v48:
## ram_tester
module ram_tester
#(
     parameter AXI_ID           = 0
)
(
     input          clk_i
    ,input          rst_i
    ,input          cfg_awvalid_i
    ,input  [31:0]  cfg_awaddr_i
    ,input          cfg_wvalid_i
    ,input  [31:0]  cfg_wdata_i
    ,input  [3:0]   cfg_wstrb_i
    ,input          cfg_bready_i
    ,input          cfg_arvalid_i
    ,input  [31:0]  cfg_araddr_i
    ,input          cfg_rready_i
    ,input          outport_awready_i
    ,input          outport_wready_i
    ,input          outport_bvalid_i
    ,input  [1:0]   outport_bresp_i
    ,input  [3:0]   outport_bid_i
    ,input          outport_arready_i
    ,input          outport_rvalid_i
    ,input  [31:0]  outport_rdata_i
    ,input  [1:0]   outport_rresp_i
    ,input  [3:0]   outport_rid_i
    ,input          outport_rlast_i
    ,output         cfg_awready_o
    ,output         cfg_wready_o
    ,output         cfg_bvalid_o
    ,output [1:0]   cfg_bresp_o
    ,output         cfg_arready_o
    ,output         cfg_rvalid_o
    ,output [31:0]  cfg_rdata_o
    ,output [1:0]   cfg_rresp_o
    ,output         outport_awvalid_o
    ,output [31:0]  outport_awaddr_o
    ,output [3:0]   outport_awid_o
    ,output [7:0]   outport_awlen_o
    ,output [1:0]   outport_awburst_o
    ,output         outport_wvalid_o
    ,output [31:0]  outport_wdata_o
    ,output [3:0]   outport_wstrb_o
    ,output         outport_wlast_o
    ,output         outport_bready_o
    ,output         outport_arvalid_o
    ,output [31:0]  outport_araddr_o
    ,output [3:0]   outport_arid_o
    ,output [7:0]   outport_arlen_o
    ,output [1:0]   outport_arburst_o
    ,output         outport_rready_o
);
export LEC_CHECK = 0
export CAP_MARGIN = 20
export CELL_PAD_IN_SITES_DETAIL_PLACEMENT = 1
export CELL_PAD_IN_SITES_GLOBAL_PLACEMENT = 1
export CORE_ASPECT_RATIO = 1.3
export CORE_MARGIN = 6
export CORE_UTILIZATION = 37
export CTS_CLUSTER_DIAMETER = 73
export GPL_ROUTABILITY_DRIVEN = 0
export GPL_TIMING_DRIVEN = 1
export MAX_ROUTING_LAYER = met5
export MIN_ROUTING_LAYER = met1
export PLACE_DENSITY = 0.42
export SLEW_MARGIN = 40
export TNS_END_PERCENT = 20
create_clock -name core_clock -period 6.5 [get_ports {clk_i}]
run.sh (not shown) runs the stock make flow with config.mk's settings and CLKGATE_MAP_FILE=.
Changes in v49 relative to v48:
Settings: clearing MAX_ROUTING_LAYER, which used to be met5; clearing CORE_ASPECT_RATIO, which used to be 1.3; swapping 37 for 40 in CORE_UTILIZATION; clearing MIN_ROUTING_LAYER, which used to be met1; putting SETUP_SLACK_MARGIN at 0.8 where nothing was set; swapping 6 for 2 in CORE_MARGIN; swapping 40 for 20 in SLEW_MARGIN; clearing CELL_PAD_IN_SITES_DETAIL_PLACEMENT, which used to be 1; clearing CTS_CLUSTER_DIAMETER, which used to be 73; clearing PLACE_DENSITY, which used to be 0.42; clearing CELL_PAD_IN_SITES_GLOBAL_PLACEMENT, which used to be 1; clearing GPL_TIMING_DRIVEN, which used to be 1; clearing TNS_END_PERCENT, which used to be 20; clearing GPL_ROUTABILITY_DRIVEN, which used to be 0; swapping 6.5 for 8.96 in the clock period (ns, I/O delays scaled along).
[summary]
v49 ended with less headroom to the max-slew limit than v48.
Critical path depth: v49 < v48
Diff v48 -> v49: portion of total power attributed to the clock network increased 0.9 points, final critical path time including I/O delays and setup went up by 1.38 ns, die extent in x grew by about 7%, worst slack after detailed placement went up 1.40 ns.
diff inputs: v49 => v58
Settings: putting CORE_ASPECT_RATIO at 1.33 where nothing was set; clearing SETUP_SLACK_MARGIN, which used to be 0.8; putting ABC_AREA at 1 where nothing was set; swapping 40 for 72 in CORE_UTILIZATION; putting CTS_CLUSTER_SIZE at 100 where nothing was set; putting CTS_CLUSTER_DIAMETER at 385 where nothing was set; swapping 8.96 for 3.59 in the clock period (ns, I/O delays scaled along).
From v49 to v58, post-synth tally of flip-flops with integrated enable did not move at all. v58 did not finish; the tool stopped in global routing (5_1_grt) with error GRT-0232. Total die area improves in v58 relative to v49. Multiplexer share of the synthesized area (v58 over v49): decrease, 5.3 points. v58: number of cell instances after yosys synthesis higher than v49. Reported for v49 and v58, proportion of register bits with asynchronous set or reset after synthesis turned out identical to the last digit.
Edits applied to the flow inputs when going from v58 to v21:
Settings: CTS_CLUSTER_SIZE removed (was 100); CTS_CLUSTER_DIAMETER removed (was 385); CORE_ASPECT_RATIO removed (was 1.33); CORE_UTILIZATION changed from 72 to 57; ABC_AREA removed (was 1); the clock period (ns, I/O delays scaled along) changed from 3.59 to 5.32.
[summary]
- v21 finished all stages; layout check result: FAIL, due to negative setup slack.
- v58 never completed, since it errored out during global routing (5_1_grt).
- Diff v58 -> v21 | core outline area | increase of about 22%
- Simple-gate portion of the synthesized area ended up 7.0 points lower on v21 than on v58.
- Lower core utilization before placement goes to v21 over v58.
- Compared with v58, in v21 H-tree depth shows an increase of 2; die size shows an increase of 21%; post-synthesis share of cell area spent on and-or and or-and gates shows an increase of 1.5 points; total of cells resized after clock tree synthesis shows a reduction of 666; post-detailed-placement half-perimeter wirelength shows a reduction of 18%.
- Synthesized cell count (v21 / v58): 0.80

---

Starting RTL as in the previous note.
## ram_tester
module ram_tester
#(
     parameter AXI_ID           = 0
)
(
     input          clk_i
    ,input          rst_i
    ,input          cfg_awvalid_i
    ,input  [31:0]  cfg_awaddr_i
    ,input          cfg_wvalid_i
    ,input  [31:0]  cfg_wdata_i
    ,input  [3:0]   cfg_wstrb_i
    ,input          cfg_bready_i
    ,input          cfg_arvalid_i
    ,input  [31:0]  cfg_araddr_i
    ,input          cfg_rready_i
    ,input          outport_awready_i
    ,input          outport_wready_i
    ,input          outport_bvalid_i
    ,input  [1:0]   outport_bresp_i
    ,input  [3:0]   outport_bid_i
    ,input          outport_arready_i
    ,input          outport_rvalid_i
    ,input  [31:0]  outport_rdata_i
    ,input  [1:0]   outport_rresp_i
    ,input  [3:0]   outport_rid_i
    ,input          outport_rlast_i
    ,output         cfg_awready_o
    ,output         cfg_wready_o
    ,output         cfg_bvalid_o
    ,output [1:0]   cfg_bresp_o
    ,output         cfg_arready_o
    ,output         cfg_rvalid_o
    ,output [31:0]  cfg_rdata_o
    ,output [1:0]   cfg_rresp_o
    ,output         outport_awvalid_o
    ,output [31:0]  outport_awaddr_o
    ,output [3:0]   outport_awid_o
    ,output [7:0]   outport_awlen_o
    ,output [1:0]   outport_awburst_o
    ,output         outport_wvalid_o
    ,output [31:0]  outport_wdata_o
    ,output [3:0]   outport_wstrb_o
    ,output         outport_wlast_o
    ,output         outport_bready_o
    ,output         outport_arvalid_o
    ,output [31:0]  outport_araddr_o
    ,output [3:0]   outport_arid_o
    ,output [7:0]   outport_arlen_o
    ,output [1:0]   outport_arburst_o
    ,output         outport_rready_o
);
export LEC_CHECK = 0
export ABC_AREA = 1
export CAP_MARGIN = 20
export CELL_PAD_IN_SITES_GLOBAL_PLACEMENT = 0
export CORE_MARGIN = 2
export CORE_UTILIZATION = 72
export CTS_CLUSTER_DIAMETER = 349
export CTS_CLUSTER_SIZE = 39
export MIN_ROUTING_LAYER = met1
export PLACE_DENSITY = 0.64
export SETUP_SLACK_MARGIN = 1.33
export SLEW_MARGIN = 10
create_clock -name core_clock -period 5.01 [get_ports {clk_i}]
The first run died in 5_1_grt on GRT-0228.
Next try:
==> flow/config.mk (replaced) <==
export PLATFORM = sky130hd
export DESIGN_NAME = ram_tester
export DESIGN_NICKNAME = ram_tester
export VERILOG_FILES = /design/flow/design.v
export SDC_FILE = /design/flow/constraint.sdc
export NUM_CORES = 4
export LEC_CHECK = 0
export CAP_MARGIN = 20
export CORE_MARGIN = 2
export CORE_UTILIZATION = 72
export PLACE_DENSITY = 0.65
export SETUP_SLACK_MARGIN = 0.83
export SLEW_MARGIN = 20
==> flow/constraint.sdc (replaced) <==
create_clock -name core_clock -period 5.85 [get_ports {clk_i}]
set_input_delay 1.1700 -clock core_clock [delete_from_list [all_inputs] [get_ports {clk_i}]]
set_output_delay 1.1700 -clock core_clock [all_outputs]
set_load 0.01 [all_outputs]
=> This time the run completed, yet does not pass: negative setup slack; area after synthesis shrinks by 3.5%; die size decreases by 3.5%; synthesized cell count went down by 20%.
Power and IR drop assume default switching activity.
